// Pipelined_Processor
module Pipelined_Processor(
input CLK,
input reset,
output [7:0] imem_addr,
input [15:0] imem_data,
output [7:0] dmem_addr,
output [7:0] dmem_wdata,
output dmem_we,
input [7:0] dmem_rdata,
output [7:0] result 
   );
make LEC_CHECK=0 ABC_AREA=1 CAP_MARGIN=20 CORE_MARGIN=2 CORE_UTILIZATION=72 CTS_CLUSTER_DIAMETER=400 CTS_CLUSTER_SIZE=98 SETUP_SLACK_MARGIN=1.52 SLEW_MARGIN=20 TNS_END_PERCENT=15 finish   # period 10.0 ns
run.sh (not shown) runs the stock make flow with config.mk's settings and CLKGATE_MAP_FILE=.
The baseline ended with an error in global routing (5_1_grt) on GRT-0232.
Rerun with:
--- a/flow/config.mk
+++ b/flow/config.mk
@@ -11,4 +11,3 @@
-export CORE_UTILIZATION = 72
-export CTS_CLUSTER_DIAMETER = 400
-export CTS_CLUSTER_SIZE = 98
-export SETUP_SLACK_MARGIN = 1.52
+export CORE_UTILIZATION = 62
+export CTS_CLUSTER_SIZE = 95
+export PLACE_DENSITY = 0.38
@@ -16 +14,0 @@
-export TNS_END_PERCENT = 15
==> flow/constraint.sdc (replaced) <==
create_clock -name core_clock -period 7.41 [get_ports {CLK}]
set_input_delay 1.4820 -clock core_clock [delete_from_list [all_inputs] [get_ports {CLK}]]
set_output_delay 1.4820 -clock core_clock [all_outputs]
set_load 0.01 [all_outputs]
Result: Now the flow completed, yet does not pass: setup timing; area after synthesis is unchanged; die area came out higher by 16%; synthesized cell count is unchanged.
Rerun with:
--- a/flow/config.mk
+++ b/flow/config.mk
@@ -8 +7,0 @@
-export ABC_AREA = 1
@@ -11,3 +10,2 @@
-export CORE_UTILIZATION = 62
-export CTS_CLUSTER_SIZE = 95
-export PLACE_DENSITY = 0.38
+export CORE_UTILIZATION = 72
+export HOLD_SLACK_MARGIN = -0.09
==> flow/constraint.sdc (replaced) <==
create_clock -name core_clock -period 13.1 [get_ports {CLK}]
set_input_delay 2.6200 -clock core_clock [delete_from_list [all_inputs] [get_ports {CLK}]]
set_output_delay 2.6200 -clock core_clock [all_outputs]
set_load 0.01 [all_outputs]
The changed run finished but fails on capacitance limit, slew limit, setup timing.
Die area fell by 12%.
Via count fell by about 6%.
Worst hold slack got worse by 6.2 ps.
Cell count fell by about 20%.

---

Setup of v27:
Pipelined_Processor again, from the RTL that the note above started with.
clock: 10.0 ns
lec_check: 0
abc_area: 1
cap_margin: 20
core_margin: 2
core_utilization: 72
cts_cluster_size: 98
slew_margin: 20
Tool error GRT-0116 stopped v27 during global routing (5_1_grt); no final results.
Setup changes, v27 to v31
Settings: changing CORE_UTILIZATION from 72 to 40; removing CTS_CLUSTER_SIZE (formerly 98); removing ABC_AREA (formerly 1); changing the clock period (ns, I/O delays scaled along) from 10.0 to 13.5.
Findings:
- v31 went all the way through the flow, and no timing, DRC or antenna check failed.
- [compare] base=v27 new=v31: area after synthesis +about 1.4%, synthesized cell count went down by 12%.
- Post-synthesis chip area from yosys on v31 is up relative to v27.
- Re width of the die: v31 is 44 µm up on v27.
- On post-cts repair resize count: between v27 and v31, it ends up higher for v27.

---

Pipelined_Processor again, from the RTL that the note above started with.
make LEC_CHECK=0 CAP_MARGIN=20 CELL_PAD_IN_SITES_GLOBAL_PLACEMENT=0 CORE_MARGIN=2 CORE_UTILIZATION=71 CTS_CLUSTER_SIZE=43 GPL_ROUTABILITY_DRIVEN=1 GPL_TIMING_DRIVEN=1 HOLD_SLACK_MARGIN=-0.02 MAX_ROUTING_LAYER=met5 PLACE_DENSITY=0.67 SETUP_SLACK_MARGIN=1.64 SLEW_MARGIN=20 TNS_END_PERCENT=5 finish   # period 12.9 ns
The baseline died in 5_1_grt.
==> next run, changes <==
CORE_MARGIN = 5   (was 2)
CORE_UTILIZATION = 58   (was 71)
CTS_CLUSTER_DIAMETER = 299   (was default)
CTS_CLUSTER_SIZE = 92   (was 43)
PLACE_DENSITY = 0.41   (was 0.67)
SETUP_SLACK_MARGIN = default   (was 1.64)
TNS_END_PERCENT = 10   (was 5)
clock period = 14.1 ns   (was 12.9 ns; I/O delays follow)
=> The new run ran to the end with no violations. Synthesized cell count is unchanged. Area after synthesis is unchanged. Die size went up by 32%.
